## flow/run.sh

```bash
#!/bin/bash
# the make line also repeats each setting of config.mk as NAME=value (left out here)
make -C /OpenROAD-flow-scripts/flow DESIGN_CONFIG=/design/flow/config.mk WORK_HOME=/design/flow/orfs CLKGATE_MAP_FILE= finish
```

## flow/config.mk

```make
export PLATFORM = sky130hd
export DESIGN_NAME = finalproject
export DESIGN_NICKNAME = finalproject
export VERILOG_FILES = /design/flow/design.v
export SDC_FILE = /design/flow/constraint.sdc
export NUM_CORES = 4
export LEC_CHECK = 0
export CAP_MARGIN = 20
export CELL_PAD_IN_SITES_DETAIL_PLACEMENT = 2
export CORE_MARGIN = 2
export CORE_UTILIZATION = 18
export CTS_CLUSTER_SIZE = 36
export GPL_TIMING_DRIVEN = 0
export MAX_ROUTING_LAYER = met4
export SLEW_MARGIN = 20
```

## flow/constraint.sdc

```tcl
create_clock -name core_clock -period 10.0 [get_ports {clk}]
set_input_delay 2.0000 -clock core_clock [delete_from_list [all_inputs] [get_ports {clk}]]
set_output_delay 2.0000 -clock core_clock [all_outputs]
set_load 0.01 [all_outputs]
```

## flow/design.v

```verilog
module finalproject(clk, rst, rows, LEDs, columns, signalout, ss1, ss2, ss3, ss4, ss5, ss6);
input [3:0] rows;  
input clk;  
input rst;  
output [9:0] LEDs;  
output [3:0] columns;  
output signalout;  
output [6:0] ss1, ss2, ss3, ss4, ss5, ss6;  
wire [31:0] countlow, counthigh;  
keypadwithtones kwt(.rows(rows), .clk(clk), .rst(rst), .LEDs(LEDs), .columns(columns), .countlow(countlow), .counthigh(counthigh));
rotatingdisplay rd(.clk(clk), .rst(rst), .ss1(ss1), .ss2(ss2), .ss3(ss3), .ss4(ss4), .ss5(ss5), .ss6(ss6));
toneprocessor tp(.clk(clk), .rst(rst), .countlow(countlow), .counthigh(counthigh), .signalout(signalout));
endmodule
module keypadwithtones(rows, clk, rst, LEDs, columns, countlow, counthigh);
input [3:0] rows; 
input clk;
input rst;
output [9:0] LEDs;
reg [9:0] LEDs;
output [3:0] columns;
reg [3:0] columns;
reg[2:0] progress, colprogress;   
reg [3:0] val1, val2;  
reg [15:0] button1, button2;  
reg [31:0] counter;  
output [31:0] countlow, counthigh;
reg [31:0] countlow, counthigh;
always @(posedge clk) begin  
if (rst) begin
LEDs = 10'b00_0000_0000;   
progress = 3'b000;  
colprogress = 3'b000;  
counter = 0;  
columns = 4'b1110;  
val1 = 4'b0000;
val2 = 4'b0000;
button1 = 16'h0000;
button2 = 16'h0000;
countlow = 1136;  
counthigh = 2272;
end else begin
case(progress) 
3'b000: begin  
case(columns)  
4'b1110: begin 
val1 = ~rows;  
button1 = val1;
columns = 4'b1101;  
end
4'b1101: begin
val1 = ~rows;  
button1 = button1 << 4;  
button1 = button1 + val1;  
columns = 4'b1011;  
end
4'b1011: begin 
val1 = ~rows;  
button1 = button1 << 4;  
button1 = button1 + val1;  
columns = 4'b0111;  
end
4'b0111: begin
val1 = ~rows;  
button1 = button1 << 4;  
button1 = button1 + val1;  
columns = 4'b1110;  
progress = 3'b001;  
end
endcase
end
3'b001: begin   
counter = counter + 1'b1;
if (counter >= 500) begin   
case(columns)  
4'b1110: begin
val2 = ~rows;
button2 = val2;
columns = 4'b1101;
end
4'b1101: begin
val2 = ~rows;
button2 = button2 << 4;
button2 = button2 + val2;
columns = 4'b1011;
end
4'b1011: begin
val2 = ~rows;
button2 = button2 << 4;
button2 = button2 + val2;
columns = 4'b0111;
end
4'b0111: begin
val2 = ~rows;
button2 = button2 << 4;
button2 = button2 + val2;
columns = 4'b1110;
counter = 0;
progress = 3'b010;
end
endcase
end
end
3'b010: begin   
if ((button1 == button2) && (button1 != 16'h0000)) begin  
case(button1)  
	16'h80: begin  
	countlow = 1136;
   counthigh = 2272;
	end
	16'h1: begin  
	LEDs = LEDs + 1'b1;
	countlow = 47755;
	counthigh = 95510;
	end
	16'h10: begin  
	LEDs = LEDs + 2'b10;
		countlow = 42565;
		counthigh = 85131;
	end
	16'h100: begin  
	LEDs = LEDs + 2'b11;
		countlow = 37921;
		counthigh = 75842;
	end
	16'h2: begin  
	LEDs = LEDs + 3'b100;
	countlow = 35803;
   counthigh = 71606;
	end
	16'h20: begin  
	LEDs = LEDs + 3'b101;
		countlow = 31888;
		counthigh = 63776;
	end
	16'h200: begin  
	LEDs = LEDs + 3'b110;
		countlow = 28409;
		counthigh = 56818;
	end
	16'h4: begin  
	LEDs = LEDs + 3'b111;
		countlow = 25390;
		counthigh = 50619;
	end
	16'h40: begin  
	LEDs = LEDs + 4'b1000;
		countlow = 23889;
		counthigh = 47778;
	end
	16'h400: begin  
	LEDs = LEDs + 4'b1001;
		countlow = 21282;
		counthigh = 42564;
	end
	16'h1000: begin  
	LEDs = LEDs + 4'b1010;
		countlow = 18960;
		counthigh = 37921;
	end
	16'h2000: begin  
	LEDs = LEDs + 4'b1011;
		countlow = 17896;
		counthigh = 35793;
	end
	16'h4000: begin  
	LEDs = LEDs + 4'b1100;
		countlow = 15943;
		counthigh = 31887;
	end
	16'h8000: begin  
	LEDs = LEDs + 4'b1101;
		countlow = 14204;
		counthigh = 28409;
	end
	16'h8: begin  
	LEDs = LEDs + 4'b1110;
		countlow = 12651;
		counthigh = 25303;
	end
	16'h800: begin  
	LEDs = LEDs + 4'b1111;
		countlow = 11944;
		counthigh = 23889;
	end
	endcase
progress = 3'b011;  
end else progress = 3'b000;  
end
3'b011: begin
counter = counter + 1'b1;
if (counter >= 5000) begin  
case(columns)  
4'b1110: begin
val2 = ~rows;
button2 = val2;
columns = 4'b1101;
end
4'b1101: begin
val2 = ~rows;
button2 = button2 << 4;
button2 = button2 + val2;
columns = 4'b1011;
end
4'b1011: begin
val2 = ~rows;
button2 = button2 << 4;
button2 = button2 + val2;
columns = 4'b0111;
end
4'b0111: begin
val2 = ~rows;
button2 = button2 << 4;
button2 = button2 + val2;
columns = 4'b1110;
counter = 0;
progress = 3'b100;
end
endcase
end
end
3'b100: begin
if (button2 == 16'h0000) begin  
progress = 3'b000;  
countlow = 1136;  
counthigh = 2272;
end else progress = 3'b011;  
end
endcase 
end
end
endmodule 
module toneprocessor(clk, rst, countlow, counthigh, signalout);
output signalout;
reg signalout;
input clk;
input rst;
input [31:0] countlow, counthigh;
reg [31:0] onesecond, mycounter;
reg [3:0] progress;
always@(posedge clk) begin
if (rst) begin
signalout=0;  
onesecond = 100000000;  
mycounter = 0;  
progress = 4'b0000;  
end else begin
case(progress)
default: begin              
			end
4'b0000: begin
	mycounter = mycounter + 1'b1;  
	if (mycounter < countlow) begin  
	signalout = 0;  
	end
	else begin
	progress = 4'b0001;  
	end
end
4'b0001: begin
	mycounter = mycounter + 1'b1;  
	if ((mycounter >= countlow) && (mycounter < counthigh)) begin 
	signalout = 1;  
	end
	else begin
	progress = 4'b0010;  
	end
end
4'b0010: begin
	mycounter = mycounter + 1'b1;  
	if (mycounter >= counthigh) begin  
	signalout = 0;  
	mycounter = 0;  
	end
	else begin
	progress = 4'b0000;  
	end
end
endcase
end
end
endmodule 
module rotatingdisplay(clk, rst, ss1, ss2, ss3, ss4, ss5, ss6);
input clk;  
input rst;
output reg [6:0] ss1, ss2, ss3, ss4, ss5, ss6;  
reg [31:0] counter;  
reg [6:0] g,e,r1,r2,i,f1,o,x,f2,a,l1,l2,two1,zero1,two2,zero2,start;  
always @(posedge clk) begin  
if (rst) begin
counter = 0;
start = 7'b0000000;
ss1 = 7'hFF;
ss2 = 7'hFF;
ss3 = 7'hFF;
ss4 = 7'hFF;
ss5 = 7'hFF;
ss6 = 7'hFF;
g = 7'b0010000;
e = 7'b0000110;
r1 = 7'b1001110;
r2 = 7'b1001110;
i = 7'b1111001;
f1 = 7'b0001110;
o = 7'b1000000;
x = 7'b0001001;
f2 = 7'b0001110;
a = 7'b0001000;
l1 = 7'b1000111;
l2 = 7'b1000111;
two1 = 7'b0100100;
zero1 = 7'b1000000;
two2 = 7'b0100100;
zero2 = 7'b1000000;
end else begin
counter = counter + 1'b1;
if (counter >= 50000) begin  
counter = 0;  
ss6 = ss5;
ss5 = ss4;
ss4 = ss3;
ss3 = ss2;
ss2 = ss1;
ss1 = g;  
start = g;
g = e;
e = r1;
r1 = r2;
r2 = i;
i = f1;
f1 = o;
o = x;
x = f2;
f2 = a;
a = l1;
l1 = l2;
l2 = two1;
two1 = zero1;
zero1 = two2;
two2 = zero2;
zero2 = start;
end
end
end
endmodule
```

==> run_results.csv, run 1 <==
group,metric,value,unit
floorplan,fp-row-count,111,
worst_setup_path,cp_data_required_time,10.48,ns
cells_and_area,fillers,10545,
yosys,synthArstFlopShare,0,
cts,cts_sinks,328,
detailed_routing,drc,0,
yosys,synth_flops,328,
pwr,p_per_area,181.8,nW/um^2
pwr,ir_drop,0.1096,mV
detailed_routing,ant_nets,0,
pwr,pwr-share-seq,0.377,
worst_setup_path,crit_buf_inv,2,
min_path,hold_path_startpoint,"rd.e[0]",
yosys,synth.logic.top_family,"simple AND/OR/NAND/NOR gates",
worst_setup_path,worstReg2RegStart,"tp.mycounter[0]",
pwr,p_switching,1.153,mW
yosys,synth_chip_area,16650,sq um
cts,root_buffer,"clkbuf_16",
run_status,status,"no timing/DRC/antenna violations",
place,dp.cells,3278,
yosys,synth-edff-count,0,
final_timing,setup_viol,0,
cts,cts.clk_slew.worst_paths,0.07,ns
final_timing,hold_viol,0,
cts,clockBufferDepth,3,
worst_setup_path,critical_path_class,"reg2reg",
pwr,power_frac_comb,0.161,
worst_setup_path,crit_fanout,10,
worst_setup_path,critical_path.slowest_cell,"o31ai_1",
yosys,yosysWarningCount,9,
yosys,mux_share,0.06629,
detailed_routing,wl_per_cell,22.87,microns
run,log.warning_count,31,
final_timing,fin_skew,0.02831,ns
cts,cts_tree,"done",
floorplan,fp.dieW,308.1,microns
final_timing,relSlewSlack,0.1783,
yosys,synthXorXnorAreaFrac,0.05892,
cells_and_area,area_growth,21.90,%
cells_and_area,ff_latch_area,6566,sq um
floorplan,ios,63,
yosys,yosys_cells,2016,
final_timing,rsz0062_at_grt,"no",
yosys,netlist_instances,2016,
worst_setup_path,arrival,5.91,ns
final_timing,slew_viol_final,0,
pwr,p_comb,0.596,mW
detailed_routing,top_layer_used,"met4",
floorplan,die_h,308.1,microns
cts,post-cts-setup-buffers,0,
yosys,top_cell,"dfxtp_1",
yosys,synthDistinctLibCells,81,
global_route,grt_pass1_vias,19210,
worst_setup_path,crit_top_cell,"nand3_1",
worst_setup_path,timing.rr.end,"tp.mycounter[3]",
cts,cts_buffers,40,
place,port_buffers,61,
yosys,area_leaders,"dfxtp_1 39%, mux2i_1 6.5%, nor2_1 5.3%",
pwr,pg_seq,1.39,mW
pwr,p_int,2.537,mW
detailed_routing,met1_length,30210,microns
worst_setup_path,start_kind,"register",
yosys,syn_area_per_cell,8.258,sq um
floorplan,fp_util,0.1816,
final_timing,fin_crit_sh,0.5428,
detailed_routing,wirelength,76650,microns
cts,htree_levels,2,
cells_and_area,combGateArea,9365,sq um
detailed_routing,first_iter_violations,1260,
place,gp_congestion,0.8715,
yosys,fa_ha_area_frac,0.03743,
worst_setup_path,max_stage_delay,0.77,ns
detailed_routing,vias,17088,
global_route,antenna_found_initial,2,
worst_setup_path,setup.worst_path.start,"tp.mycounter[0]",
cells_and_area,final_cells,3351,
cts,ctsHoldBuffers,0,
worst_setup_path,crit_cells,16,
yosys,top_area_frac,0.3944,
cts,ctsResizeCount,0,
worst_setup_path,critPathCaptureType,"register",
min_path,min_to,"rd.e[0]",
pwr,powerClk,1.70,mW
floorplan,core,91660,sq um
yosys,aoi_share,0.1468,
final_timing,worst_slew_pin_slew,1.233,ns
final_timing,tns,0,ns
yosys,synth_area_leader_cell,"dfxtp_1",
final_timing,fmax,0.1842,GHz
place,place_hpwl,50070,microns
global_route,gr-total-overflow,0,
global_route,grt_use_total,0.1635,
run,maxCapViolCount,0,
worst_setup_path,reg2reg_depth,16,
detailed_routing,first_pass_iters,7,
worst_setup_path,reg2reg_setup_slack,4.57,ns
cells_and_area,nNetsFinal,2188,
place,post_dp_cell_area,18800,sq um
pwr,power-top-group,"clock",
pwr,power_leakage,7.325,nW
pwr,clockPowerShare,0.461,
detailed_routing,met2_length,38790,microns
cells_and_area,fin_area,20290,sq um
yosys,simple_gate_area_frac,0.2487,
worst_setup_path,crit_family,"AND-OR/OR-AND gates",
cts,insertion_delay,0.62,ns
worst_setup_path,endpoint,"tp.mycounter[3]",
detailed_routing,via_per_inst,5.099,
min_path,hold_path_class,"reg2reg",
detailed_routing,wl_met3,3871,microns
yosys,ff_type,"dfxtp_1",
yosys,yosys-top-cells-count,"328 x dfxtp_1, 234 x nor2_1, 192 x nand2_1",
worst_setup_path,crit_chain,"ha_1 > nand3_1 > or3_1 > clkbuf_1 > nor2_1 > xor2_1 > ha_1 > o21ai_0 > a21oi_1 > a221o_1 > nand2_1 > nand3_1 > o31ai_1 > clkbuf_1 > nand3_1 > a21oi_1",
yosys,syn-cell-area,16650,sq um
min_path,hold_path_depth,2,
pwr,swShare,0.3124,
floorplan,chip_area,94940,sq um
yosys,yosysSeqAreaShare,0.3944,
final_timing,final.min_clock_period,5.428,ns
global_route,grt_max_degree,15,
global_route,grt_pass1_wl,118500,microns
[stage by stage]
stage	power [mW]	hold slack (ns)	utilization	worst slack [ns]
6_report	3.690	0.4858	0.2214	4.572
5_1_grt	3.795	0.5099	0.2214	4.245
4_1_cts	3.682	0.4904	0.2212	4.603
3_5_place_dp	1.967	0.4630	0.2051	4.953
3_3_place_gp	1.907	0.4456	0.2051	5.385
2_1_floorplan	1.751	0.4350	-	6.359
[routing by layer]
metal	vias up	track usage
met3	290	0.02927
li1	7442	-
met1	8688	0.1775
met5	-	-
met2	668	0.2870
met4	0	0.08020
[area by class of cell]
type	instances	share of cell area
well taps	1186	0.07312
plain buffers	139	0.02879
flip-flops and latches	328	0.3236
inverters	54	0.009988
multi-input cells	1510	0.4615
clock buffers	46	0.05296
clock inverters	26	0.01991
repair buffers	61	0.03009
diodes	1	0.0001233
==> run 2, diff against run 1 <==
CELL_PAD_IN_SITES_GLOBAL_PLACEMENT = 1   (was unset)
HOLD_SLACK_MARGIN = 0.28   (was unset)
PLACE_DENSITY_LB_ADDON = 0.03   (was unset)
==> run 2 against run 1 <==
  * Sequential share of layout area fell by 0.16 points
  * Final area up 0.49%
  * Power shrank 0.86%
  * Die area unchanged
  * Count of clock-buffer cells in the layout grew 22
  * Via count shrank 10%
  * Critical path type unchanged
  * Largest power group unchanged
==> run_results.csv, run 2 <==
group,metric,value,unit
floorplan,fp_util,0.1816,
floorplan,chip_area,94940,sq um
worst_setup_path,crit_family,"simple AND/OR/NAND/NOR gates",
detailed_routing,wl_met3,1798,microns
detailed_routing,antenna_cells,0,
final_timing,fmax,0.2009,GHz
run,maxCapViolCount,0,
final_timing,rsz0062_at_grt,"no",
cts,ctsHoldBuffers,0,
detailed_routing,vias,15386,
final_timing,fin_skew,0.01884,ns
pwr,power-top-group,"clock",
yosys,top_cell,"dfxtp_1",
cts,post-cts-setup-buffers,0,
floorplan,fp-row-count,111,
yosys,simple_gate_area_frac,0.2487,
cts,ctsResizeCount,0,
worst_setup_path,cp_data_required_time,10.55,ns
global_route,grt_pass1_wl,105900,microns
cts,htree_levels,2,
cts,root_buffer,"clkbuf_16",
cells_and_area,ff_latch_area,6566,sq um
worst_setup_path,worstReg2RegStart,"tp.mycounter[0]",
final_timing,tns,0,ns
yosys,area_leaders,"dfxtp_1 39%, mux2i_1 6.5%, nor2_1 5.3%",
pwr,p_comb,0.552,mW
cts,cts_tree,"done",
detailed_routing,first_pass_iters,4,
yosys,syn_area_per_cell,8.258,sq um
cts,cts_sinks,328,
worst_setup_path,crit_cells,16,
yosys,syn-cell-area,16650,sq um
pwr,p_switching,1.098,mW
cells_and_area,fillers,10534,
yosys,synth_area_leader_cell,"dfxtp_1",
pwr,pg_seq,1.39,mW
cells_and_area,area_growth,22.49,%
detailed_routing,ant_nets,0,
floorplan,fp.dieW,308.1,microns
min_path,hold_path_depth,2,
cts,cts_buffers,47,
global_route,antenna_found_initial,0,
detailed_routing,wl_per_cell,20.24,microns
yosys,synth.logic.top_family,"simple AND/OR/NAND/NOR gates",
floorplan,core,91660,sq um
floorplan,die_h,308.1,microns
yosys,mux_share,0.06629,
detailed_routing,drc,0,
pwr,powerClk,1.72,mW
pwr,ir_drop,0.09796,mV
global_route,grt_use_total,0.1489,
cts,clockBufferDepth,3,
yosys,yosysWarningCount,9,
final_timing,final.min_clock_period,4.977,ns
final_timing,hold_viol,0,
detailed_routing,first_iter_violations,524,
min_path,min_to,"rd.r1[5]",
place,gp_congestion,0.7654,
yosys,top_area_frac,0.3944,
run_status,status,"no timing/DRC/antenna violations",
min_path,hold_path_startpoint,"rd.r2[5]",
min_path,hold_path_class,"reg2reg",
floorplan,ios,63,
pwr,clockPowerShare,0.470,
pwr,power_frac_comb,0.151,
worst_setup_path,crit_chain,"ha_1 > nand3_1 > or3_1 > clkbuf_1 > nor2_1 > xor2_1 > ha_1 > o21ai_0 > a21oi_1 > a221o_1 > nand2_1 > nand3_1 > o31ai_2 > nand2_1 > clkbuf_1 > nor2_1",
worst_setup_path,reg2reg_setup_slack,5.02,ns
pwr,p_int,2.561,mW
worst_setup_path,setup.worst_path.start,"tp.mycounter[0]",
pwr,power_leakage,7.372,nW
worst_setup_path,reg2reg_depth,16,
final_timing,fin_crit_sh,0.4977,
yosys,yosysSeqAreaShare,0.3944,
yosys,aoi_share,0.1468,
worst_setup_path,max_stage_delay,0.58,ns
global_route,grt_pass1_vias,16851,
yosys,synth_chip_area,16650,sq um
worst_setup_path,crit_buf_inv,2,
cells_and_area,combGateArea,9382,sq um
worst_setup_path,critPathCaptureType,"register",
place,port_buffers,61,
yosys,synthArstFlopShare,0,
worst_setup_path,start_kind,"register",
yosys,fa_ha_area_frac,0.03743,
yosys,yosys_cells,2016,
detailed_routing,via_per_inst,4.578,
yosys,netlist_instances,2016,
final_timing,worst_slew_pin_slew,1.035,ns
detailed_routing,met2_length,31280,microns
yosys,ff_type,"dfxtp_1",
place,place_hpwl,50220,microns
yosys,synth-edff-count,0,
yosys,synthDistinctLibCells,81,
yosys,synth_flops,328,
pwr,p_per_area,179.4,nW/um^2
detailed_routing,met1_length,33660,microns
worst_setup_path,timing.rr.end,"tp.mycounter[14]",
worst_setup_path,critical_path.slowest_cell,"o31ai_2",
final_timing,slew_viol_final,0,
yosys,synthXorXnorAreaFrac,0.05892,
worst_setup_path,critical_path_class,"reg2reg",
cts,insertion_delay,0.62,ns
final_timing,whs,0.4552,ns
cts,cts.clk_slew.worst_paths,0.06,ns
global_route,grt_max_degree,13,
detailed_routing,wirelength,68020,microns
pwr,swShare,0.3001,
detailed_routing,top_layer_used,"met4",
final_timing,setup_viol,0,
worst_setup_path,crit_fanout,10,
cells_and_area,nNetsFinal,2195,
worst_setup_path,endpoint,"tp.mycounter[14]",
worst_setup_path,arrival,5.53,ns
final_timing,relSlewSlack,0.3071,
run,log.warning_count,30,
global_route,gr-total-overflow,0,
yosys,yosys-top-cells-count,"328 x dfxtp_1, 234 x nor2_1, 192 x nand2_1",
pwr,pwr-share-seq,0.379,
[run 2: final cells by class]
class | instances | share of cell area
plain buffers | 139 | 0.02877
flip-flops and latches | 328 | 0.3220
clock inverters | 15 | 0.008528
repair buffers | 61 | 0.02994
inverters | 54 | 0.009939
multi-input cells | 1510 | 0.4600
well taps | 1186 | 0.07277
clock buffers | 68 | 0.06804
[run 2: routing by layer]
metal / track usage / up-vias
met2: 0.2404 / 142
met4: 0.03846 / 0
met1: 0.1953 / 7704
met3: 0.02034 / 74
met5: - / -
li1: - / 7466
[run 2: through the flow]
stage / setup slack (ns) / util / area, sq um / std cells / power [mW]
5_1_grt: 4.435 / 0.2225 / 20390 / 3361 / 3.871
6_report: 5.023 / 0.2225 / 20390 / 3361 / 3.659
2_1_floorplan: 6.359 / - / 16700 / 2031 / 1.751
3_3_place_gp: 4.663 / 0.2051 / 18800 / 3278 / 1.973
3_5_place_dp: 4.528 / 0.2054 / 18830 / 3278 / 1.978
4_1_cts: 4.494 / 0.2224 / 20390 / 3361 / 3.760
==> run 3, diff against run 2 <==
CELL_PAD_IN_SITES_DETAIL_PLACEMENT = unset   (was 2)
CELL_PAD_IN_SITES_GLOBAL_PLACEMENT = unset   (was 1)
CORE_UTILIZATION = 71   (was 18)
CTS_CLUSTER_SIZE = 47   (was 36)
GPL_TIMING_DRIVEN = unset   (was 0)
HOLD_SLACK_MARGIN = unset   (was 0.28)
MAX_ROUTING_LAYER = unset   (was met4)
PLACE_DENSITY = 0.67   (was unset)
PLACE_DENSITY_LB_ADDON = unset   (was 0.03)
SETUP_SLACK_MARGIN = -0.2   (was unset)
clock period = 2.53 ns   (was 10.0 ns; I/O delays follow)
==> run 3 against run 2 <==
  * The flow now stops in global routing (5_1_grt)
  * Die area fell by 74%
  * Area after synthesis is the same
  * Synthesized cell count unchanged
==> run_results.csv, run 3 <==
group,metric,value,unit
place,port_buffers,62,
yosys,syn-cell-area,16650,sq um
yosys,top_cell,"dfxtp_1",
yosys,aoi_share,0.1468,
yosys,mux_share,0.06629,
place,dp.cells,2607,
cts,clockBufferDepth,3,
place,place_hpwl,34750,microns
yosys,synth_area_leader_cell,"dfxtp_1",
yosys,syn_area_per_cell,8.258,sq um
yosys,synthDistinctLibCells,81,
yosys,yosysWarningCount,9,
yosys,area_leaders,"dfxtp_1 39%, mux2i_1 6.5%, nor2_1 5.3%",
cts,root_buffer,"clkbuf_16",
yosys,synthXorXnorAreaFrac,0.05892,
yosys,top_area_frac,0.3944,
cts,htree_levels,2,
run_status,status,"stopped before the end",
floorplan,chip_area,24690,sq um
yosys,synth.logic.top_family,"simple AND/OR/NAND/NOR gates",
yosys,synth_chip_area,16650,sq um
floorplan,fp_util,0.7157,
floorplan,ios,63,
global_route,gr-total-overflow,101,
yosys,yosys_cells,2016,
yosys,fa_ha_area_frac,0.03743,
yosys,simple_gate_area_frac,0.2487,
yosys,synth-edff-count,0,
run_status,error,"[ERROR GRT-0116] Global routing finished with congestion. Check the congestion regions in the DRC Viewer.",
floorplan,die_h,157.1,microns
cts,cts_buffers,35,
floorplan,fp-row-count,56,
yosys,synthArstFlopShare,0,
yosys,ff_type,"dfxtp_1",
floorplan,fp.dieW,157.1,microns
global_route,grt_use_total,0.7394,
floorplan,core,23260,sq um
cts,cts_sinks,328,
place,gp_congestion,0.9660,
yosys,yosys-top-cells-count,"328 x dfxtp_1, 234 x nor2_1, 192 x nand2_1",
yosys,netlist_instances,2016,
yosys,yosysSeqAreaShare,0.3944,
yosys,synth_flops,328,
run_status,flow.stopped_at,"global routing (5_1_grt)",
-- run 3: repair_timing --
item                       4_1_cts
hold buffers                     0
pin swaps                       54
setup endpoints to repair      294
gates resized                  118
setup buffers                   30
cloned                           7
-- run 3: per-layer routing --
| metal | track usage | GRT overflow |
|---|---|---|
| met1 | 0.7395 | 1 |
| met2 | 0.9319 | 36 |
| met3 | 0.5314 | 1 |
| met4 | 0.7775 | 63 |
| met5 | 0.2112 | 0 |
-- run 3: stage by stage --
step / utilization / instance area, sq um / setup TNS (ns) / setup WS (ns)
2_1_floorplan: - / 17280 / -70.17 / -0.7563
3_3_place_gp: 0.8717 / 20280 / -82.99 / -0.7118
3_5_place_dp: 0.8717 / 20280 / -126.47 / -0.8141
4_1_cts: 0.9629 / 22400 / -95.98 / -0.7478
==> run 4, diff against run 3 <==
CORE_UTILIZATION = 72   (was 71)
CTS_CLUSTER_DIAMETER = 28   (was unset)
SETUP_SLACK_MARGIN = 0.73   (was -0.2)
clock period = 3.23 ns   (was 2.53 ns; I/O delays follow)
==> run 4 against run 3 <==
  * The run fails in clock tree synthesis (4_1_cts)
  * Area after synthesis unchanged
  * Synthesized cell count stayed put
  * Die area shrank 1.4%
==> run_results.csv, run 4 <==
group,metric,value,unit
yosys,syn-cell-area,16650,sq um
yosys,synthArstFlopShare,0,
floorplan,die_h,156.1,microns
run_status,flow.stopped_at,"clock tree synthesis (4_1_cts)",
yosys,area_leaders,"dfxtp_1 39%, mux2i_1 6.5%, nor2_1 5.3%",
yosys,yosys_cells,2016,
yosys,yosys-top-cells-count,"328 x dfxtp_1, 234 x nor2_1, 192 x nand2_1",
yosys,synth.logic.top_family,"simple AND/OR/NAND/NOR gates",
floorplan,chip_area,24350,sq um
yosys,top_cell,"dfxtp_1",
floorplan,ios,63,
yosys,synthXorXnorAreaFrac,0.05892,
yosys,synth_flops,328,
yosys,synthDistinctLibCells,81,
place,place_hpwl,30150,microns
place,post_dp_cell_area,18970,sq um
yosys,aoi_share,0.1468,
run_status,error,"[ERROR DPL-0038] Utilization greater than 100%, impossible to legalize",
yosys,synth-edff-count,0,
place,port_buffers,62,
yosys,top_area_frac,0.3944,
yosys,mux_share,0.06629,
floorplan,fp.dieW,156.1,microns
place,gp_congestion,0.9078,
yosys,yosysWarningCount,9,
floorplan,core,22640,sq um
yosys,yosysSeqAreaShare,0.3944,
place,preCtsSetupSlack,-0.1417,ns
floorplan,fp_util,0.7353,
run_status,status,"stopped before the end",
yosys,synth_chip_area,16650,sq um
floorplan,fp-row-count,55,
yosys,ff_type,"dfxtp_1",
yosys,synth_area_leader_cell,"dfxtp_1",
yosys,syn_area_per_cell,8.258,sq um
yosys,netlist_instances,2016,
yosys,fa_ha_area_frac,0.03743,
place,dp.cells,2371,
yosys,simple_gate_area_frac,0.2487,
==> run 5, diff against run 4 <==
ABC_AREA = 1   (was unset)
CTS_CLUSTER_DIAMETER = unset   (was 28)
CTS_CLUSTER_SIZE = unset   (was 47)
PLACE_DENSITY = 0.36   (was 0.67)
SETUP_SLACK_MARGIN = 0.78   (was 0.73)
clock period = 5.08 ns   (was 3.23 ns; I/O delays follow)
==> run 5 against run 4 <==
  * Synthesized cell count rose by 36%
  * Die area up 9.8%
  * The run now finishes clean
  * Area after synthesis grew 10%
==> run_results.csv, run 5 <==
group,metric,value,unit
worst_setup_path,critPathCaptureType,"register",
global_route,grt_pass1_vias,16690,
pwr,p_comb,1.07,mW
worst_setup_path,crit_cells,19,
yosys,yosys_cells,2744,
pwr,p_per_area,311.0,nW/um^2
final_timing,worst_slew_pin_slew,1.007,ns
pwr,swShare,0.3020,
pwr,power_leakage,9.090,nW
yosys,syn_area_per_cell,6.680,sq um
worst_setup_path,arrival,3.81,ns
yosys,synthArstFlopShare,0,
final_timing,fmax,0.2947,GHz
yosys,synthDistinctLibCells,54,
cts,insertion_delay,0.52,ns
worst_setup_path,reg2reg_depth,19,
detailed_routing,first_pass_iters,5,
final_timing,setup_ws,1.687,ns
yosys,netlist_instances,2744,
detailed_routing,via_per_inst,5.805,
final_timing,fin_crit_sh,0.6679,
floorplan,fp_util,0.7300,
yosys,aoi_share,0.06730,
yosys,yosysWarningCount,9,
global_route,grt_pass1_wl,76200,microns
yosys,synth_area_leader_cell,"dfxtp_1",
cells_and_area,final_cells,3095,
global_route,grt_max_degree,155,
floorplan,ios,63,
global_route,gr-total-overflow,0,
pwr,clockPowerShare,0.382,
yosys,area_leaders,"dfxtp_1 36%, nand2_1 16%, nor2_1 7.5%",
global_route,grt_use_total,0.3367,
cells_and_area,nNetsFinal,2800,
yosys,synth_chip_area,18330,sq um
cells_and_area,area_growth,8.990,%
worst_setup_path,crit_chain,"ha_1 > nand2_1 > nor2_4 > nand2_4 > nor2_4 > xor2_1 > ha_1 > nand2_1 > a21oi_1 > nor3_1 > nand2_1 > a21oi_1 > nand3_1 > nor2_1 > nand2_1 > a21oi_1 > nand3_1 > nand2_1 > a21oi_1",
final_timing,tns,0,ns
global_route,antenna_found_initial,0,
run_status,status,"no timing/DRC/antenna violations",
yosys,simple_gate_area_frac,0.4109,
cts,ctsHoldBuffers,0,
yosys,synth-edff-count,0,
cells_and_area,ff_latch_area,6566,sq um
cts,cts_buffers,35,
floorplan,fp-row-count,58,
yosys,fa_ha_area_frac,0.03399,
worst_setup_path,max_stage_delay,0.39,ns
final_timing,rsz0062_at_grt,"no",
detailed_routing,drc,0,
worst_setup_path,critical_path_class,"reg2reg",
yosys,mux_share,0,
run,log.warning_count,36,
floorplan,fp.dieW,163.6,microns
pwr,powerClk,2.37,mW
worst_setup_path,crit_top_cell,"nand2_1",
cts,post-cts-setup-buffers,0,
worst_setup_path,crit_fanout,6,
worst_setup_path,endpoint,"tp.signalout",
cts,cts.clk_slew.worst_paths,0.06,ns
cts,clockBufferDepth,3,
pwr,power-top-group,"sequential cells",
min_path,hold_path_class,"reg2reg",
worst_setup_path,reg2reg_setup_slack,1.69,ns
cells_and_area,combGateArea,10140,sq um
place,dp.cells,3039,
yosys,yosys-top-cells-count,"762 x nand2_1, 366 x nor2_1, 328 x dfxtp_1",
worst_setup_path,critical_path.slowest_cell,"dfxtp_1",
worst_setup_path,setup.worst_path.start,"tp.mycounter[0]",
cells_and_area,fillers,1856,
pwr,p_switching,1.876,mW
yosys,synth_flops,328,
min_path,hold_path_depth,2,
cts,cts_tree,"done",
run,maxCapViolCount,0,
cts,cts_sinks,328,
worst_setup_path,worstReg2RegStart,"tp.mycounter[0]",
detailed_routing,first_iter_violations,1940,
worst_setup_path,cp_data_required_time,5.49,ns
place,place_hpwl,30300,microns
cells_and_area,post-route-util,0.7956,
pwr,pwr-share-seq,0.446,
place,port_buffers,62,
yosys,synthXorXnorAreaFrac,0.03536,
yosys,top_area_frac,0.3582,
detailed_routing,wirelength,45490,microns
final_timing,final.min_clock_period,3.393,ns
final_timing,slew_viol_final,0,
worst_setup_path,timing.rr.end,"tp.signalout",
final_timing,whs,0.4500,ns
worst_setup_path,crit_buf_inv,0,
detailed_routing,wl_per_cell,14.70,microns
detailed_routing,vias,17966,
detailed_routing,ant_nets,0,
yosys,ff_type,"dfxtp_1",
worst_setup_path,crit_family,"simple AND/OR/NAND/NOR gates",
min_path,min_to,"rd.zero2[4]",
cts,root_buffer,"clkbuf_16",
detailed_routing,antenna_cells,0,
worst_setup_path,start_kind,"register",
final_timing,setup_viol,0,
pwr,power_frac_comb,0.172,
floorplan,core,25110,sq um
yosys,synth.logic.top_family,"simple AND/OR/NAND/NOR gates",
yosys,syn-cell-area,18330,sq um
yosys,top_cell,"nand2_1",
cts,ctsResizeCount,0,
pwr,pg_seq,2.77,mW
floorplan,die_h,163.6,microns
pwr,ir_drop,0.2891,mV
final_timing,fin_skew,0.01165,ns
floorplan,chip_area,26750,sq um
pwr,p_int,4.337,mW
final_timing,relSlewSlack,0.3287,
cts,htree_levels,2,
final_timing,hold_viol,0,
yosys,yosysSeqAreaShare,0.3582,
min_path,hold_path_startpoint,"rd.zero2[4]",
place,preCtsSetupSlack,1.858,ns
place,gp_congestion,0.9876,
run 5: final cells by class:
cell class | count | area share
Sequential cell | 328 | 0.3287
Clock inverter | 12 | 0.005010
Tap cell | 330 | 0.02067
Timing Repair Buffer | 73 | 0.03570
Clock buffer | 44 | 0.04754
Inverter | 290 | 0.05486
Multi-Input combinational cell | 2018 | 0.5075
run 5: routing by layer:
layer / global-route usage / wire (microns)
met1: 0.4392 / 19280
met2: 0.5809 / 21860
met3: 0.04139 / 3106
met4: 0.1081 / 1252
met5: 0 / 0
run 5: stage by stage:
stage | instance area, sq um | power, mW
after floorplan | 18390 | 3.599
after global placement | 18930 | 3.842
after detailed placement | 18930 | 3.867
after CTS | 19980 | 6.212
after global routing | 19980 | 6.478
final | 19980 | 6.213
==> run 6, diff against run 5 <==
ABC_AREA = unset   (was 1)
CORE_UTILIZATION = 40   (was 72)
PLACE_DENSITY = unset   (was 0.36)
SETUP_SLACK_MARGIN = unset   (was 0.78)
clock period = 3.05 ns   (was 5.08 ns; I/O delays follow)
==> run 6 against run 5 <==
  * Now fails the layout checks on setup timing
  * Maximum frequency is 5.3% higher
  * Routed wire length decreased by 2.0%
  * Setup slack got worse by 1.9 ns
  * Combinational power increased by 95%
  * Final cell count fell by 9.7%
  * Final area rose by 8.0%
  * Highest routed layer unchanged
==> run_results.csv, run 6 <==
group,metric,value,unit
run_status,status,"failed layout checks",
run_status,failed_checks,"setup timing",
final_timing,slew_viol_final,0,
floorplan,ios,63,
global_route,gr-total-overflow,0,
cts,clockBufferDepth,3,
yosys,synth_area_leader_cell,"dfxtp_1",
final_timing,whs,0.4560,ns
place,port_buffers,62,
worst_setup_path,crit_fanout,8,
cells_and_area,post-route-util,0.5273,
cells_and_area,fillers,3793,
final_timing,rsz0062_at_grt,"yes",
final_timing,fmax,0.3104,GHz
yosys,yosys-top-cells-count,"328 x dfxtp_1, 234 x nor2_1, 192 x nand2_1",
pwr,powerClk,4.62,mW
min_path,hold_path_class,"reg2reg",
global_route,grt_pass1_wl,73440,microns
final_timing,setup_ws,-0.1721,ns
min_path,hold_path_startpoint,"rd.r2[0]",
global_route,grt_pass1_vias,14726,
pwr,power_frac_comb,0.186,
pwr,ir_drop,0.4975,mV
worst_setup_path,max_stage_delay,0.38,ns
detailed_routing,vias,15235,
final_timing,hold_viol,0,
detailed_routing,antenna_cells,0,
worst_setup_path,critical_path.slowest_cell,"or3_1",
pwr,pg_seq,4.53,mW
yosys,syn_area_per_cell,8.258,sq um
detailed_routing,ant_nets,0,
worst_setup_path,critPathCaptureType,"register",
yosys,synthXorXnorAreaFrac,0.05892,
detailed_routing,drc,0,
yosys,ff_type,"dfxtp_1",
worst_setup_path,arrival,3.70,ns
yosys,synthArstFlopShare,0,
run,log.warning_count,35,
worst_setup_path,reg2reg_setup_slack,-0.17,ns
pwr,swShare,0.2802,
detailed_routing,wl_per_cell,15.96,microns
worst_setup_path,crit_top_cell,"buf_12",
pwr,p_comb,2.09,mW
pwr,clockPowerShare,0.411,
floorplan,chip_area,43270,sq um
cells_and_area,nNetsFinal,2288,
floorplan,fp-row-count,74,
yosys,yosys_cells,2016,
worst_setup_path,reg2reg_depth,17,
global_route,antenna_found_initial,0,
place,dp.cells,2693,
floorplan,core,40920,sq um
worst_setup_path,critical_path_class,"reg2reg",
worst_setup_path,crit_cells,17,
cts,root_buffer,"clkbuf_16",
final_timing,setup_viol,35,
final_timing,final.min_clock_period,3.222,ns
yosys,yosysSeqAreaShare,0.3944,
pwr,power-top-group,"clock",
pwr,p_per_area,520.9,nW/um^2
detailed_routing,first_iter_violations,973,
pwr,p_switching,3.150,mW
pwr,pwr-share-seq,0.403,
floorplan,die_h,208.0,microns
worst_setup_path,worstReg2RegStart,"tp.mycounter[1]",
floorplan,fp.dieW,208.0,microns
place,place_hpwl,30430,microns
yosys,top_area_frac,0.3944,
pwr,power_leakage,8.372,nW
cts,cts.clk_slew.worst_paths,0.06,ns
pwr,p_int,8.091,mW
yosys,netlist_instances,2016,
final_timing,relSlewSlack,0.3139,
cells_and_area,final_cells,2794,
detailed_routing,wirelength,44600,microns
global_route,grt_max_degree,143,
worst_setup_path,crit_chain,"ha_4 > nand3_4 > buf_4 > nor2_1 > xor2_1 > ha_1 > or3_1 > a211oi_1 > a21oi_1 > o211ai_1 > nand3_2 > o31ai_4 > buf_6 > buf_12 > nand2_4 > buf_12 > a21oi_2",
yosys,synthDistinctLibCells,81,
min_path,hold_path_depth,2,
cts,cts_buffers,37,
worst_setup_path,crit_family,"AND-OR/OR-AND gates",
yosys,syn-cell-area,16650,sq um
min_path,min_to,"rd.r1[0]",
worst_setup_path,cp_data_required_time,3.53,ns
yosys,simple_gate_area_frac,0.2487,
cts,insertion_delay,0.57,ns
cts,cts_tree,"done",
cells_and_area,area_growth,29.62,%
worst_setup_path,endpoint,"tp.mycounter[31]",
yosys,yosysWarningCount,9,
yosys,synth.logic.top_family,"simple AND/OR/NAND/NOR gates",
detailed_routing,first_pass_iters,5,
run,maxCapViolCount,0,
yosys,synth_flops,328,
cts,cts_sinks,328,
yosys,top_cell,"dfxtp_1",
worst_setup_path,timing.rr.end,"tp.mycounter[31]",
yosys,synth-edff-count,0,
global_route,grt_use_total,0.2007,
final_timing,fin_crit_sh,1.056,
final_timing,worst_slew_pin_slew,1.029,ns
floorplan,fp_util,0.4068,
final_timing,fin_skew,0.03324,ns
yosys,synth_chip_area,16650,sq um
detailed_routing,via_per_inst,5.453,
yosys,fa_ha_area_frac,0.03743,
yosys,area_leaders,"dfxtp_1 39%, mux2i_1 6.5%, nor2_1 5.3%",
worst_setup_path,crit_buf_inv,4,
yosys,mux_share,0.06629,
place,gp_congestion,0.8888,
yosys,aoi_share,0.1468,
cts,htree_levels,2,
worst_setup_path,start_kind,"register",
worst_setup_path,setup.worst_path.start,"tp.mycounter[1]",
run 6: final cells by class:
type | count | area, sq um | area share
multi-input cells | 1510 | 10150 | 0.4703
flip-flops and latches | 328 | 6593 | 0.3055
repair buffers | 303 | 2705 | 0.1254
clock buffers | 56 | 1099 | 0.05091
well taps | 532 | 665.6 | 0.03085
inverters | 54 | 203.9 | 0.009451
clock inverters | 11 | 165.2 | 0.007654
run 6: through the flow:
| step | total power, mW | setup slack (ns) | cell area [sq um] | setup TNS [ns] |
|---|---|---|---|---|
| 2_1_floorplan | 5.790 | -0.2365 | 17020 | -2.967 |
| 3_3_place_gp | 6.453 | -0.2106 | 19400 | -4.091 |
| 3_5_place_dp | 6.478 | -0.2793 | 19400 | -7.616 |
| 4_1_cts | 11.27 | -0.1192 | 21070 | -1.365 |
| 5_1_grt | 11.74 | -0.3091 | 21580 | -9.644 |
| 6_report | 11.24 | -0.1721 | 21580 | -3.542 |
run 6: routing by layer:
| metal | part of all wire | GRT usage | vias up |
|---|---|---|---|
| li1 | - | - | 7648 |
| met1 | 0.47 | 0.2676 | 7240 |
| met2 | 0.47 | 0.3352 | 274 |
| met3 | 0.035 | 0.02974 | 73 |
| met4 | 0.022 | 0.06114 | 0 |
| met5 | 0 | 0 | - |
run 6: timing repair:
item / CTS / global route
hold buffers: 0 / 0
setup endpoints to repair: 140 / 220
buffers inserted: 21 / 14
cloned: 2 / 1
pin swaps: 42 / 36
resized: 50 / 85
endpoints found under the hold margin: 0 / 0
==> run 7, diff against run 6 <==
ABC_AREA = 1   (was unset)
CORE_UTILIZATION = 72   (was 40)
CTS_CLUSTER_DIAMETER = 199   (was unset)
CTS_CLUSTER_SIZE = 72   (was unset)
GPL_ROUTABILITY_DRIVEN = 0   (was unset)
MAX_ROUTING_LAYER = met5   (was unset)
MIN_ROUTING_LAYER = met1   (was unset)
PLACE_DENSITY_LB_ADDON = 0.07   (was unset)
SETUP_SLACK_MARGIN = 0.92   (was unset)
SLEW_MARGIN = 5   (was 20)
clock period = 3.11 ns   (was 3.05 ns; I/O delays follow)
==> run 7 against run 6 <==
  * The flow now stops in clock tree synthesis (4_1_cts)
  * Area after synthesis grew 10%
  * Synthesized cell count grew 36%
  * Die area shrank 38%
==> run_results.csv, run 7 <==
group,metric,value,unit
run_status,status,"stopped before the end",
run_status,flow.stopped_at,"clock tree synthesis (4_1_cts)",
run_status,error,"[ERROR DPL-0033] detailed placement checks failed during check placement.",
floorplan,core,25110,sq um
yosys,synthArstFlopShare,0,
floorplan,ios,63,
yosys,synthDistinctLibCells,54,
yosys,synth_area_leader_cell,"dfxtp_1",
floorplan,fp_util,0.7300,
floorplan,fp-row-count,58,
yosys,yosysSeqAreaShare,0.3582,
yosys,yosys-top-cells-count,"762 x nand2_1, 366 x nor2_1, 328 x dfxtp_1",
place,port_buffers,62,
yosys,ff_type,"dfxtp_1",
place,place_hpwl,30040,microns
yosys,synth-edff-count,0,
yosys,yosysWarningCount,9,
floorplan,fp.dieW,163.6,microns
place,dp.cells,3052,
yosys,netlist_instances,2744,
floorplan,die_h,163.6,microns
yosys,synth_flops,328,
yosys,syn_area_per_cell,6.680,sq um
yosys,top_cell,"nand2_1",
yosys,fa_ha_area_frac,0.03399,
yosys,synth.logic.top_family,"simple AND/OR/NAND/NOR gates",
yosys,simple_gate_area_frac,0.4109,
yosys,synthXorXnorAreaFrac,0.03536,
yosys,syn-cell-area,18330,sq um
yosys,top_area_frac,0.3582,
yosys,aoi_share,0.06730,
yosys,synth_chip_area,18330,sq um
place,preCtsSetupSlack,0.1041,ns
floorplan,chip_area,26750,sq um
yosys,mux_share,0,
yosys,yosys_cells,2744,
yosys,area_leaders,"dfxtp_1 36%, nand2_1 16%, nor2_1 7.5%",
-- run 7: metrics by stage --
stage / utilization / area, sq um
global placement: 0.7692 / 19310
detailed placement: 0.7692 / 19310
floorplan: - / 18640
==> run 8, diff against run 7 <==
CORE_UTILIZATION = 70   (was 72)
CTS_CLUSTER_DIAMETER = unset   (was 199)
CTS_CLUSTER_SIZE = 39   (was 72)
GPL_ROUTABILITY_DRIVEN = unset   (was 0)
MAX_ROUTING_LAYER = unset   (was met5)
MIN_ROUTING_LAYER = unset   (was met1)
PLACE_DENSITY_LB_ADDON = 0.14   (was 0.07)
SETUP_SLACK_MARGIN = 0.74   (was 0.92)
SLEW_MARGIN = 20   (was 5)
clock period = 2.6 ns   (was 3.11 ns; I/O delays follow)
==> run 8 against run 7 <==
  * The flow again stops in clock tree synthesis (4_1_cts)
  * Die area increased by 2.8%
  * Area after synthesis did not move
  * Synthesized cell count unchanged
==> run_results.csv, run 8 <==
group,metric,value,unit
yosys,aoi_share,0.06730,
floorplan,fp_util,0.7074,
floorplan,core,25910,sq um
yosys,top_area_frac,0.3582,
run_status,flow.stopped_at,"clock tree synthesis (4_1_cts)",
run_status,error,"[ERROR DPL-0033] detailed placement checks failed during check placement.",
yosys,ff_type,"dfxtp_1",
yosys,fa_ha_area_frac,0.03399,
yosys,yosysSeqAreaShare,0.3582,
yosys,mux_share,0,
yosys,synth_chip_area,18330,sq um
yosys,yosys_cells,2744,
yosys,synth-edff-count,0,
place,gp_congestion,0.9513,
yosys,syn_area_per_cell,6.680,sq um
yosys,synthDistinctLibCells,54,
yosys,yosysWarningCount,9,
floorplan,die_h,165.8,microns
yosys,synth_flops,328,
place,port_buffers,62,
yosys,synthXorXnorAreaFrac,0.03536,
yosys,yosys-top-cells-count,"762 x nand2_1, 366 x nor2_1, 328 x dfxtp_1",
floorplan,ios,63,
floorplan,chip_area,27500,sq um
place,place_hpwl,33010,microns
yosys,syn-cell-area,18330,sq um
yosys,area_leaders,"dfxtp_1 36%, nand2_1 16%, nor2_1 7.5%",
yosys,netlist_instances,2744,
run_status,status,"stopped before the end",
place,dp.cells,3193,
floorplan,fp.dieW,165.8,microns
yosys,top_cell,"nand2_1",
yosys,synthArstFlopShare,0,
yosys,simple_gate_area_frac,0.4109,
yosys,synth.logic.top_family,"simple AND/OR/NAND/NOR gates",
floorplan,fp-row-count,59,
yosys,synth_area_leader_cell,"dfxtp_1",
==> run 8: metrics by stage <==
stage	instance area (sq um)	setup WS, ns	TNS, ns
global placement	20590	-0.1966	-3.328
floorplan	19040	0.03607	0
detailed placement	20590	-0.2880	-8.983
==> run 9, diff against run 8 <==
CELL_PAD_IN_SITES_GLOBAL_PLACEMENT = 2   (was unset)
CORE_ASPECT_RATIO = 1.07   (was unset)
CORE_UTILIZATION = 40   (was 70)
CTS_CLUSTER_SIZE = unset   (was 39)
HOLD_SLACK_MARGIN = 0.08   (was unset)
PLACE_DENSITY_LB_ADDON = unset   (was 0.14)
SETUP_SLACK_MARGIN = unset   (was 0.74)
clock period = 2.95 ns   (was 2.6 ns; I/O delays follow)
==> run 9 against run 8 <==
  * The run now finishes clean
  * Synthesized cell count did not move
  * Die area rose by 73%
  * Area after synthesis did not move
==> run_results.csv, run 9 <==
group,metric,value,unit
worst_setup_path,crit_cells,16,
worst_setup_path,endpoint,"tp.mycounter[15]",
yosys,aoi_share,0.06730,
cells_and_area,nNetsFinal,2892,
global_route,antenna_found_initial,0,
worst_setup_path,crit_family,"simple AND/OR/NAND/NOR gates",
place,post_dp_cell_area,19780,sq um
cells_and_area,fillers,4739,
cells_and_area,post-route-util,0.4799,
floorplan,fp_util,0.4028,
yosys,top_cell,"nand2_1",
cells_and_area,area_growth,19.14,%
yosys,area_leaders,"dfxtp_1 36%, nand2_1 16%, nor2_1 7.5%",
place,place_hpwl,34570,microns
cells_and_area,combGateArea,10580,sq um
global_route,grt_use_total,0.2083,
floorplan,die_h,225.4,microns
min_path,hold_path_depth,2,
yosys,netlist_instances,2744,
final_timing,fin_skew,0.01222,ns
detailed_routing,wirelength,51260,microns
yosys,synth-edff-count,0,
pwr,pwr-share-seq,0.400,
yosys,ff_type,"dfxtp_1",
final_timing,worst_slew_pin_slew,0.9253,ns
floorplan,chip_area,47550,sq um
pwr,p_switching,3.528,mW
min_path,hold_path_startpoint,"tp.signalout",
place,port_buffers,62,
worst_setup_path,start_kind,"register",
yosys,fa_ha_area_frac,0.03399,
cells_and_area,ff_latch_area,6593,sq um
worst_setup_path,worstReg2RegStart,"tp.mycounter[1]",
yosys,syn_area_per_cell,6.680,sq um
cts,htree_levels,2,
worst_setup_path,arrival,3.25,ns
worst_setup_path,reg2reg_depth,16,
global_route,grt_max_degree,128,
global_route,grt_pass1_wl,81940,microns
pwr,pg_seq,4.75,mW
yosys,synthXorXnorAreaFrac,0.03536,
final_timing,final.min_clock_period,2.842,ns
final_timing,fmax,0.3519,GHz
cts,insertion_delay,0.57,ns
yosys,simple_gate_area_frac,0.4109,
pwr,powerClk,5.04,mW
yosys,syn-cell-area,18330,sq um
run,log.warning_count,34,
pwr,power-top-group,"clock",
yosys,top_area_frac,0.3582,
yosys,yosys-top-cells-count,"762 x nand2_1, 366 x nor2_1, 328 x dfxtp_1",
worst_setup_path,critical_path.slowest_cell,"dfxtp_4",
pwr,clockPowerShare,0.424,
final_timing,relSlewSlack,0.3831,
pwr,ir_drop,0.3834,mV
global_route,grt_pass1_vias,16333,
min_path,min_to,"tp.signalout",
run,maxCapViolCount,0,
cts,cts_tree,"done",
worst_setup_path,setup.worst_path.start,"tp.mycounter[1]",
run_status,status,"no timing/DRC/antenna violations",
yosys,synth_area_leader_cell,"dfxtp_1",
detailed_routing,drc,0,
cells_and_area,fin_area,21840,sq um
worst_setup_path,reg2reg_setup_slack,0.11,ns
global_route,gr-total-overflow,0,
yosys,yosys_cells,2744,
detailed_routing,via_per_inst,5.081,
pwr,p_int,8.337,mW
detailed_routing,vias,17519,
pwr,swShare,0.2973,
worst_setup_path,timing.rr.end,"tp.mycounter[15]",
worst_setup_path,cp_data_required_time,3.36,ns
yosys,synthDistinctLibCells,54,
cts,cts.clk_slew.worst_paths,0.06,ns
cts,cts_sinks,328,
pwr,p_comb,2.08,mW
cts,ctsHoldBuffers,0,
worst_setup_path,crit_chain,"ha_4 > nand2_2 > nor2_4 > buf_6 > nand3_4 > xnor2_2 > buf_4 > ha_4 > nand2_2 > nor4_2 > and3_1 > nand3_2 > nand2_8 > nand2_4 > nand3_2 > a21oi_2",
yosys,synthArstFlopShare,0,
yosys,synth_flops,328,
yosys,mux_share,0,
place,preCtsSetupSlack,-0.06970,ns
final_timing,fin_crit_sh,0.9632,
detailed_routing,first_pass_iters,5,
worst_setup_path,critical_path_class,"reg2reg",
floorplan,ios,63,
pwr,power_leakage,9.765,nW
final_timing,setup_viol,0,
yosys,synth_chip_area,18330,sq um
yosys,yosysWarningCount,9,
floorplan,fp-row-count,81,
final_timing,rsz0062_at_grt,"yes",
worst_setup_path,crit_fanout,4,
worst_setup_path,crit_buf_inv,2,
final_timing,hold_viol,0,
cts,root_buffer,"clkbuf_16",
cts,clockBufferDepth,3,
final_timing,slew_viol_final,0,
yosys,yosysSeqAreaShare,0.3582,
place,gp_congestion,0.8736,
floorplan,fp.dieW,210.9,microns
floorplan,core,45500,sq um
final_timing,setup_ws,0.1085,ns
min_path,hold_path_class,"reg2reg",
detailed_routing,wl_per_cell,14.87,microns
cts,cts_buffers,39,
yosys,synth.logic.top_family,"simple AND/OR/NAND/NOR gates",
detailed_routing,antenna_cells,0,
worst_setup_path,max_stage_delay,0.37,ns
worst_setup_path,critPathCaptureType,"register",
pwr,power_frac_comb,0.175,
pwr,p_per_area,543.3,nW/um^2
detailed_routing,ant_nets,0,
detailed_routing,first_iter_violations,1060,
[run 9: cell type report]
type	count	area share
multi-input cells	2021	0.4845
well taps	581	0.03329
flip-flops and latches	328	0.3019
clock inverters	16	0.01008
repair buffers	158	0.06870
inverters	290	0.05019
clock buffers	54	0.05139
[run 9: per-stage QoR]
step	instances	power, mW	hold WS (ns)	setup TNS, ns
2_1_floorplan	2759	6.197	0.4188	0
6_report	3448	11.86	0.4498	0
3_3_place_gp	3353	6.864	0.4338	0
5_1_grt	3448	12.48	0.4768	-0.3439
3_5_place_dp	3353	6.866	0.4379	-0.6331
4_1_cts	3426	11.99	0.4478	0
[run 9: routing by layer]
layer  vias to the layer above  share of wire  GRT usage
met2                       270           0.47     0.3477
met4                         0          0.019    0.05270
met3                        64          0.034    0.03066
met1                      8139           0.48     0.2818
li1                       9046              -          -
met5                         -              0          0
[run 9: repair_timing]
item	CTS	global route
buffers inserted	3	14
resized	5	115
cloned	0	8
pin swaps	4	35
setup endpoints to repair	22	159
endpoints found under the hold margin	0	0
==> run 10, diff against run 9 <==
CAP_MARGIN = 15   (was 20)
CELL_PAD_IN_SITES_DETAIL_PLACEMENT = 1   (was unset)
CELL_PAD_IN_SITES_GLOBAL_PLACEMENT = 1   (was 2)
CORE_ASPECT_RATIO = 1.92   (was 1.07)
CORE_MARGIN = 8   (was 2)
CTS_CLUSTER_DIAMETER = 293   (was unset)
CTS_CLUSTER_SIZE = 20   (was unset)
GPL_ROUTABILITY_DRIVEN = 1   (was unset)
PLACE_DENSITY = 0.49   (was unset)
clock period = 3.09 ns   (was 2.95 ns; I/O delays follow)
==> run 10 against run 9 <==
  * Sequential cell count did not move
  * Global-route usage grew 2.1 points
  * Routed wire length increased by 22%
  * Power shrank 21%
  * First-iteration DRC count decreased by 26%
  * Core utilization shrank 1.1 points
  * Setup slack got worse by 0.054 ns
  * Non-clock buffer count up 16
  * Critical endpoint is now tp.mycounter[11]
  * Largest power group is now sequential cells
==> run_results.csv, run 10 <==
group,metric,value,unit
global_route,grt_max_degree,103,
floorplan,fp.dieW,170.5,microns
cts,cts_tree,"done",
pwr,p_int,6.304,mW
global_route,grt_pass1_wl,98060,microns
min_path,hold_path_startpoint,"rd.zero2[2]",
final_timing,tns,0,ns
run,log.warning_count,36,
yosys,synthDistinctLibCells,54,
detailed_routing,first_pass_iters,6,
place,gp_congestion,0.9261,
final_timing,fmax,0.3294,GHz
yosys,simple_gate_area_frac,0.4109,
worst_setup_path,reg2reg_setup_slack,0.05,ns
pwr,swShare,0.3244,
place,preCtsSetupSlack,-0.1434,ns
worst_setup_path,critical_path_class,"reg2reg",
worst_setup_path,crit_buf_inv,3,
pwr,p_switching,3.027,mW
worst_setup_path,arrival,3.45,ns
cells_and_area,fillers,5916,
place,port_buffers,62,
yosys,top_area_frac,0.3582,
cts,insertion_delay,0.55,ns
worst_setup_path,cp_data_required_time,3.50,ns
place,place_hpwl,47130,microns
yosys,synthArstFlopShare,0,
final_timing,relSlewSlack,0.3951,
pwr,power_leakage,9.430,nW
cells_and_area,area_growth,15.88,%
yosys,fa_ha_area_frac,0.03399,
floorplan,die_h,312.6,microns
global_route,grt_pass1_vias,19082,
final_timing,rsz0062_at_grt,"yes",
yosys,mux_share,0,
yosys,synth_area_leader_cell,"dfxtp_1",
detailed_routing,first_iter_violations,783,
cells_and_area,nNetsFinal,2889,
final_timing,slew_viol_final,0,
pwr,power_frac_comb,0.225,
yosys,synth_flops,328,
place,dp.cells,3397,
worst_setup_path,timing.rr.end,"tp.mycounter[11]",
worst_setup_path,crit_family,"simple AND/OR/NAND/NOR gates",
floorplan,fp-row-count,108,
pwr,pg_seq,4.53,mW
final_timing,fin_skew,0.01972,ns
yosys,synth_chip_area,18330,sq um
detailed_routing,ant_nets,0,
cts,root_buffer,"clkbuf_16",
worst_setup_path,worstReg2RegStart,"tp.mycounter[0]",
min_path,hold_path_class,"reg2reg",
cts,htree_levels,1,
pwr,p_comb,2.10,mW
min_path,hold_path_depth,2,
yosys,ff_type,"dfxtp_1",
worst_setup_path,start_kind,"register",
final_timing,setup_viol,0,
final_timing,hold_viol,0,
final_timing,setup_ws,0.05446,ns
run,maxCapViolCount,0,
detailed_routing,wirelength,62690,microns
detailed_routing,vias,18120,
detailed_routing,via_per_inst,5.267,
detailed_routing,wl_per_cell,18.22,microns
pwr,ir_drop,0.4440,mV
floorplan,fp_util,0.4049,
worst_setup_path,crit_chain,"ha_4 > nand2_2 > nor2_4 > buf_12 > nand3_2 > xnor2_1 > buf_4 > ha_4 > nand2_4 > nor4_2 > buf_4 > and3_2 > nand3_2 > nand2_8 > nand2_8 > nand3_4 > a21oi_2",
pwr,clockPowerShare,0.289,
yosys,synth.logic.top_family,"simple AND/OR/NAND/NOR gates",
final_timing,final.min_clock_period,3.036,ns
cts,clockBufferDepth,3,
worst_setup_path,max_stage_delay,0.38,ns
yosys,syn_area_per_cell,6.680,sq um
pwr,powerClk,2.70,mW
yosys,synth-edff-count,0,
worst_setup_path,critPathCaptureType,"register",
detailed_routing,drc,0,
worst_setup_path,crit_cells,17,
yosys,netlist_instances,2744,
yosys,syn-cell-area,18330,sq um
yosys,yosysWarningCount,9,
run_status,status,"no timing/DRC/antenna violations",
pwr,pwr-share-seq,0.485,
yosys,area_leaders,"dfxtp_1 36%, nand2_1 16%, nor2_1 7.5%",
pwr,p_per_area,439.3,nW/um^2
worst_setup_path,critical_path.slowest_cell,"dfxtp_4",
worst_setup_path,crit_fanout,5,
cts,cts.clk_slew.worst_paths,0.10,ns
worst_setup_path,setup.worst_path.start,"tp.mycounter[0]",
cts,ctsHoldBuffers,0,
yosys,top_cell,"nand2_1",
global_route,grt_use_total,0.2291,
worst_setup_path,reg2reg_depth,17,
yosys,yosys_cells,2744,
detailed_routing,antenna_cells,0,
global_route,gr-total-overflow,0,
worst_setup_path,endpoint,"tp.mycounter[11]",
yosys,yosysSeqAreaShare,0.3582,
floorplan,chip_area,53300,sq um
pwr,power-top-group,"sequential cells",
cts,cts_sinks,328,
floorplan,ios,63,
global_route,antenna_found_initial,0,
yosys,aoi_share,0.06730,
yosys,yosys-top-cells-count,"762 x nand2_1, 366 x nor2_1, 328 x dfxtp_1",
cells_and_area,final_cells,3440,
cts,cts_buffers,20,
final_timing,worst_slew_pin_slew,0.9061,ns
floorplan,core,45270,sq um
final_timing,fin_crit_sh,0.9824,
min_path,min_to,"rd.zero2[2]",
yosys,synthXorXnorAreaFrac,0.03536,
-- run 10: what timing repair did --
item                                    CTS  global route
resized                                  10           116
pin swaps                                 0            41
cloned                                    0             4
buffers inserted                          0            17
endpoints found under the setup margin   21           159
-- run 10: per-layer routing --
metal | part of all wire | track usage | wire (microns) | vias to the layer above
met5 | 0 | 0 | 0 | -
met4 | 0.054 | 0.1111 | 3392 | 0
met3 | 0.022 | 0.01700 | 1410 | 148
met2 | 0.58 | 0.4917 | 36670 | 260
met1 | 0.34 | 0.2011 | 21220 | 8734
li1 | - | - | - | 8978
-- run 10: layout make-up --
type | count | area (sq um) | share of cell area
multi-input cells | 2021 | 10650 | 0.5014
flip-flops and latches | 328 | 6594 | 0.3104
repair buffers | 174 | 1602 | 0.07540
inverters | 290 | 1096 | 0.05160
well taps | 605 | 757.0 | 0.03564
clock buffers | 21 | 525.5 | 0.02474
clock inverters | 1 | 16.27 | 0.0007658
-- run 10: stage by stage --
stage	util	area, sq um	hold slack (ns)	total power [mW]
final	0.4692	21240	0.4530	9.331
after detailed placement	0.4406	19950	0.4425	6.686
after CTS	0.4535	20530	0.4597	9.441
after global placement	0.4406	19950	0.4307	6.637
after global routing	0.4692	21240	0.4850	9.825
after floorplan	-	18390	0.4188	5.917
==> run 11, diff against run 10 <==
CAP_MARGIN = 20   (was 15)
CELL_PAD_IN_SITES_GLOBAL_PLACEMENT = unset   (was 1)
CORE_ASPECT_RATIO = unset   (was 1.92)
CORE_MARGIN = 7   (was 8)
CORE_UTILIZATION = 64   (was 40)
CTS_CLUSTER_DIAMETER = unset   (was 293)
CTS_CLUSTER_SIZE = 99   (was 20)
GPL_TIMING_DRIVEN = 0   (was unset)
HOLD_SLACK_MARGIN = 0.01   (was 0.08)
MAX_ROUTING_LAYER = met5   (was unset)
MIN_ROUTING_LAYER = met2   (was unset)
PLACE_DENSITY = unset   (was 0.49)
PLACE_DENSITY_LB_ADDON = 0.22   (was unset)
SLEW_MARGIN = 25   (was 20)
TNS_END_PERCENT = 80   (was unset)
clock period = 5.36 ns   (was 3.09 ns; I/O delays follow)
==> run 11 against run 10 <==
  * The run now fails in detailed placement (3_5_place_dp)
  * Die area down 37%
  * Area after synthesis unchanged
  * Synthesized cell count unchanged
==> run_results.csv, run 11 <==
group,metric,value,unit
run_status,status,"stopped before the end",
run_status,flow.stopped_at,"detailed placement (3_5_place_dp)",
run_status,error,"[ERROR DPL-0033] detailed placement checks failed during check placement.",
yosys,simple_gate_area_frac,0.4109,
yosys,netlist_instances,2744,
yosys,area_leaders,"dfxtp_1 36%, nand2_1 16%, nor2_1 7.5%",
yosys,synth_flops,328,
place,gp_congestion,0.9703,
yosys,yosysSeqAreaShare,0.3582,
floorplan,fp_util,0.6544,
yosys,aoi_share,0.06730,
floorplan,chip_area,33580,sq um
yosys,synthArstFlopShare,0,
floorplan,fp.dieW,183.2,microns
yosys,syn_area_per_cell,6.680,sq um
yosys,yosys_cells,2744,
yosys,top_area_frac,0.3582,
yosys,top_cell,"nand2_1",
floorplan,core,28010,sq um
yosys,mux_share,0,
yosys,yosys-top-cells-count,"762 x nand2_1, 366 x nor2_1, 328 x dfxtp_1",
yosys,fa_ha_area_frac,0.03399,
yosys,yosysWarningCount,9,
place,port_buffers,62,
yosys,synth.logic.top_family,"simple AND/OR/NAND/NOR gates",
yosys,ff_type,"dfxtp_1",
yosys,syn-cell-area,18330,sq um
yosys,synth_chip_area,18330,sq um
floorplan,fp-row-count,61,
floorplan,ios,63,
yosys,synthXorXnorAreaFrac,0.03536,
yosys,synthDistinctLibCells,54,
yosys,synth-edff-count,0,
floorplan,die_h,183.2,microns
yosys,synth_area_leader_cell,"dfxtp_1",
## run 11: metrics by stage
stage / std cells / hold WS [ns] / total power [mW] / worst slack (ns)
2_1_floorplan: 2759 / 0.4188 / 3.411 / 2.575
3_3_place_gp: 3199 / 0.4328 / 3.697 / 1.763
Power and IR drop assume default switching activity.
